== run A ==
==> flow/design.v (excerpt) <==
module system (clk, rst, ROM_IF_Q, ROM_W_Q, RAM_Q, ROM_IF_A, ROM_W_A,
  ROM_IF_OE, ROM_W_OE, RAM_A, RAM_WE, RAM_OE, RAM_D, done);
  input         clk;
  input         rst;
  input  [15:0] ROM_IF_Q, ROM_W_Q;
  input  [15:0] RAM_Q;
  output [19:0] ROM_IF_A, ROM_W_A;
  output		ROM_IF_OE, ROM_W_OE;
  output [19:0] RAM_A;
  output        RAM_WE;
  output        RAM_OE;
  output [15:0] RAM_D;
  output        done;
  wire [2:0]  sel_if, sel_w;
  wire 		  clear;
  wire [33:0]	out0, out1, out2;
  conv conv1 (
  .clk(clk), .rst(rst), .clear(clear), .w_w(sel_w[0]), .w_in(ROM_W_Q), .if_w(sel_if[0]), .if_in(ROM_IF_Q), .out(out0));
  conv conv2 (
  .clk(clk), .rst(rst), .clear(clear), .w_w(sel_w[1]), .w_in(ROM_W_Q), .if_w(sel_if[1]), .if_in(ROM_IF_Q), .out(out1));
  conv conv3 (
  .clk(clk), .rst(rst), .clear(clear), .w_w(sel_w[2]), .w_in(ROM_W_Q), .if_w(sel_if[2]), .if_in(ROM_IF_Q), .out(out2));
  ...
Size in the first run: about 13000 cells after synthesis, ~130 I/O pins, ~120000 um^2 of cells after synthesis.
clock: 20.4 ns
lec_check: 0
cap_margin: 15
core_margin: 2
core_utilization: 72
cts_cluster_size: 40
max_routing_layer: met4
place_density: 0.66
setup_slack_margin: 2.8
slew_margin: 20
run.sh (not shown) runs the stock make flow with config.mk's settings and CLKGATE_MAP_FILE=.
Input changes introduced in run B (baseline for comparison: run A):
Settings: CTS_CLUSTER_SIZE: 40 -> unset; CORE_UTILIZATION: 72 -> 69; ABC_AREA: unset -> 1; PLACE_DENSITY: 0.66 -> unset; SETUP_SLACK_MARGIN: 2.8 -> unset; MAX_ROUTING_LAYER: met4 -> unset; CAP_MARGIN: 15 -> 20; the clock period (ns, I/O delays scaled along): 20.4 -> 7.72.
--- outcome ---
Across run A and run B, a clean result was obtained everywhere but in run B.
What run B reported for synthesized cell count has to be multiplied by 0.858 to get the figure for run A.
The area of the die number comes out higher for run B vs run A.
Re fraction of the mapped netlist area in simple logic gates: run B is 0.89 points down on run A.
On run B: height of the chip is about 3% higher than what run A gave.
Synthesized area, run B vs run A: up slightly
Summary of run B over run A: horizontal die dimension climbed about 3%, core utilization before placement dropped 3.1 points.

========
system again, from the RTL that the note above started with.
==> flow/design.v (excerpt) <==
module system (clk, rst, ROM_IF_Q, ROM_W_Q, RAM_Q, ROM_IF_A, ROM_W_A,
  ROM_IF_OE, ROM_W_OE, RAM_A, RAM_WE, RAM_OE, RAM_D, done);
  input         clk;
  input         rst;
  input  [15:0] ROM_IF_Q, ROM_W_Q;
  input  [15:0] RAM_Q;
  output [19:0] ROM_IF_A, ROM_W_A;
  output		ROM_IF_OE, ROM_W_OE;
  output [19:0] RAM_A;
  output        RAM_WE;
  output        RAM_OE;
  output [15:0] RAM_D;
  output        done;
  wire [2:0]  sel_if, sel_w;
  wire 		  clear;
  wire [33:0]	out0, out1, out2;
  conv conv1 (
  .clk(clk), .rst(rst), .clear(clear), .w_w(sel_w[0]), .w_in(ROM_W_Q), .if_w(sel_if[0]), .if_in(ROM_IF_Q), .out(out0));
  conv conv2 (
  .clk(clk), .rst(rst), .clear(clear), .w_w(sel_w[1]), .w_in(ROM_W_Q), .if_w(sel_if[1]), .if_in(ROM_IF_Q), .out(out1));
  conv conv3 (
  .clk(clk), .rst(rst), .clear(clear), .w_w(sel_w[2]), .w_in(ROM_W_Q), .if_w(sel_if[2]), .if_in(ROM_IF_Q), .out(out2));
  sat_adder a1 (
  .in0(out0), .in1(out1), .in2(out2), .sum(RAM_D));
  Controller c1(
  .clk(clk), .rst(rst), .ROM_IF_A(ROM_IF_A), .ROM_W_A(ROM_W_A), .ROM_IF_OE(ROM_IF_OE),
  .ROM_W_OE(ROM_W_OE), .RAM_A(RAM_A), .RAM_WE(RAM_WE), .RAM_OE(RAM_OE), .sel_if(sel_if),
  .sel_w(sel_w), .clear(clear), .done(done));
endmodule
==> flow/config.mk <==
export PLATFORM = sky130hd
export DESIGN_NAME = system
export DESIGN_NICKNAME = system
export VERILOG_FILES = /design/flow/design.v
export SDC_FILE = /design/flow/constraint.sdc
export NUM_CORES = 4
export LEC_CHECK = 0
export CAP_MARGIN = 5
export CORE_MARGIN = 2
export CORE_UTILIZATION = 72
export CTS_CLUSTER_DIAMETER = 58
export PLACE_DENSITY = 0.37
export SETUP_SLACK_MARGIN = 2.76
export SLEW_MARGIN = 20
==> flow/constraint.sdc <==
create_clock -name core_clock -period 15.7 [get_ports {clk}]
set_input_delay 3.1400 -clock core_clock [delete_from_list [all_inputs] [get_ports {clk}]]
set_output_delay 3.1400 -clock core_clock [all_outputs]
set_load 0.01 [all_outputs]
The first run produced a layout that fails on negative setup slack.
Edit:
==> flow/config.mk (replaced) <==
export PLATFORM = sky130hd
export DESIGN_NAME = system
export DESIGN_NICKNAME = system
export VERILOG_FILES = /design/flow/design.v
export SDC_FILE = /design/flow/constraint.sdc
export NUM_CORES = 4
export LEC_CHECK = 0
export CAP_MARGIN = 20
export CORE_MARGIN = 2
export CORE_UTILIZATION = 29
export SLEW_MARGIN = 20
==> flow/constraint.sdc (replaced) <==
create_clock -name core_clock -period 33.4 [get_ports {clk}]
set_input_delay 6.6800 -clock core_clock [delete_from_list [all_inputs] [get_ports {clk}]]
set_output_delay 6.6800 -clock core_clock [all_outputs]
set_load 0.01 [all_outputs]
Result: The changed run produced a clean layout; global-route usage falls by 30 points; power shrinks by 61%; area after synthesis does not change; worst hold slack gets better by 25 ps; setup slack is better by 13000 ps; sequential share of layout area went up by 0.36 points; sequential cell count is unchanged; via count is lower by 16%; final cell count grows by 11%; die area came out higher by 150%.
Edit:
--- a/flow/config.mk
+++ b/flow/config.mk
@@ -8,4 +8,5 @@
 export CAP_MARGIN = 20
 export CORE_MARGIN = 2
-export CORE_UTILIZATION = 29
+export CORE_UTILIZATION = 72
+export CTS_CLUSTER_DIAMETER = 59
 export SLEW_MARGIN = 20
==> flow/constraint.sdc (replaced) <==
create_clock -name core_clock -period 13.9 [get_ports {clk}]
set_input_delay 2.7800 -clock core_clock [delete_from_list [all_inputs] [get_ports {clk}]]
set_output_delay 2.7800 -clock core_clock [all_outputs]
set_load 0.01 [all_outputs]
Outcome: The new run completed, yet does not pass: negative setup slack. Sequential share of layout area decreases by 0.39 points. Worst setup slack gets worse by 13000 ps. Via count climbs by 15%. Die area is lower by 59%. Global-route usage increases by 28 points. Sequential power grows by 140%. Count of clock-buffer cells in the layout rose by 28. Register-to-register slack got worse by 20000 ps. Combinational power came out higher to 3.2 times its value. Core utilization rises by 52 points. Cell area increases by 7.5%.
Edit:
--- a/flow/config.mk
+++ b/flow/config.mk
@@ -8,5 +8,4 @@
 export CAP_MARGIN = 20
 export CORE_MARGIN = 2
-export CORE_UTILIZATION = 72
-export CTS_CLUSTER_DIAMETER = 59
+export CORE_UTILIZATION = 40
 export SLEW_MARGIN = 20
==> flow/constraint.sdc (replaced) <==
create_clock -name core_clock -period 21.4 [get_ports {clk}]
set_input_delay 4.2800 -clock core_clock [delete_from_list [all_inputs] [get_ports {clk}]]
set_output_delay 4.2800 -clock core_clock [all_outputs]
set_load 0.01 [all_outputs]
The new run ran to the end with no violations.
Design area came out lower by 8.0%.
Count of clock-buffer cells in the layout came out lower by 25.
Clock skew came out higher by 18 ps.
Power came out lower by 48%.

========
== rev 12 ==
Starting RTL as in the previous note.
export LEC_CHECK = 0
export CAP_MARGIN = 25
export CORE_MARGIN = 2
export CORE_UTILIZATION = 27
export CTS_CLUSTER_SIZE = 97
export MIN_ROUTING_LAYER = met2
export PLACE_DENSITY_LB_ADDON = 0.1
export SETUP_SLACK_MARGIN = 4.39
export SLEW_MARGIN = 20
create_clock -name core_clock -period 27.4 [get_ports {clk}]
[inputs] rev 13 vs rev 12
-- flow/config.mk --
<<< rev 12, line 8
export CAP_MARGIN = 25
>>> rev 13, line 8
export CAP_MARGIN = 20
<<< rev 12, line 10
export CORE_UTILIZATION = 27
export CTS_CLUSTER_SIZE = 97
export MIN_ROUTING_LAYER = met2
export PLACE_DENSITY_LB_ADDON = 0.1
export SETUP_SLACK_MARGIN = 4.39
>>> rev 13, line 10
export CORE_UTILIZATION = 67
==> flow/constraint.sdc <==
create_clock -name core_clock -period 17.9 [get_ports {clk}]
set_input_delay 3.5800 -clock core_clock [delete_from_list [all_inputs] [get_ports {clk}]]
set_output_delay 3.5800 -clock core_clock [all_outputs]
set_load 0.01 [all_outputs]
Findings:
Although rev 13 finished all stages, its layout failed final checks on setup timing.
On rev 13: first-pass GRT wire length is 79 mm lower than what rev 12 gave.
Diff rev 13 and rev 12: number of well-tap cells placed lower in rev 13
Cell count in the Yosys report across rev 13 and rev 12: no real change.
[compare] base=rev 12 new=rev 13: count of clock-buffer cells in the layout saw a decrease, number of placement rows went down by 90.
Per the comparison of rev 13 with rev 12, insertion delay to the later sink of the worst-skew pair decreased by 0.08 ns relative to the old numbers; maximum ir drop on the vdd rail increased by 28% relative to the old numbers.

========
lane 1:
Starting RTL as in the previous note.
==> flow/design.v (excerpt) <==
module system (clk, rst, ROM_IF_Q, ROM_W_Q, RAM_Q, ROM_IF_A, ROM_W_A,
  ROM_IF_OE, ROM_W_OE, RAM_A, RAM_WE, RAM_OE, RAM_D, done);
clock: 12.0 ns
lec_check: 0
cap_margin: 20
cell_pad_in_sites_global_placement: 2
core_aspect_ratio: 1.85
core_margin: 7
core_utilization: 40
max_routing_layer: met4
slew_margin: 20
[lane 1] flow finished | final checks: failed | reasons: setup timing
[inputs] lane 2 vs lane 1
- CORE_UTILIZATION now 68, was 40
- CORE_MARGIN now 2, was 7
- CORE_ASPECT_RATIO no longer set, was 1.85
- MAX_ROUTING_LAYER no longer set, was met4
- PLACE_DENSITY now 0.36, previously not set
- CELL_PAD_IN_SITES_GLOBAL_PLACEMENT no longer set, was 2
- the clock period (ns, I/O delays scaled along) now 7.72, was 12.0
- The run showing the greater part of the power in combinational logic is lane 1.
- Summary of lane 2 over lane 1: number of standard cells in the final layout excluding fillers now smaller, leftover overflow at the end of global routing comparable, post-layout instance area now smaller, clock latency of the later-clocked register in the worst-skew pair now larger, utilization after layout now larger.
- Share of total power in the clock network for lane 2 is higher than for lane 1.
- In the metrics for lane 2 and lane 1, the one carrying the higher final wirelength is lane 1.
- The flow completed for lane 2, but it is not clean: the layout still shows setup timing.
- RAM_D[5] as the capturing element of the worst setup path was reported by lane 1, and RAM_D[2] by lane 2.
For lane 3, these inputs were changed with respect to lane 2:
- CORE_UTILIZATION now 65, was 68
- SETUP_SLACK_MARGIN now 2.8, previously not set
- PLACE_DENSITY no longer set, was 0.36
- CTS_CLUSTER_SIZE now 40, previously not set
- MAX_ROUTING_LAYER now met4, previously not set
- the clock period (ns, I/O delays scaled along) now 20.4, was 7.72
Findings:
- Across lane 2 and lane 3, a clean result was obtained everywhere but in lane 2.
- Between lane 2 and lane 3, the flow reports non-clock buffer count decreasing by more than half.
- Max-slew headroom at the worst pin ended up 2.8 points lower on lane 3 than on lane 2.
- Re fraction of the mapped netlist area in adder cells: no difference whatsoever between lane 3 and lane 2.
- Final worst-path cycle share ended up 130 points lower on lane 3 than on lane 2.
- Between lane 3 and lane 2, the flop count does not differ in any meaningful way.
- Lane 2 → lane 3: met1 usage fell by 6.9 points, last weighted congestion value of the routability-driven placer fell by 1.3%, post-route total power fell by 3.6 mW.
No activity file was given, so power comes from the tool's default toggle rates.
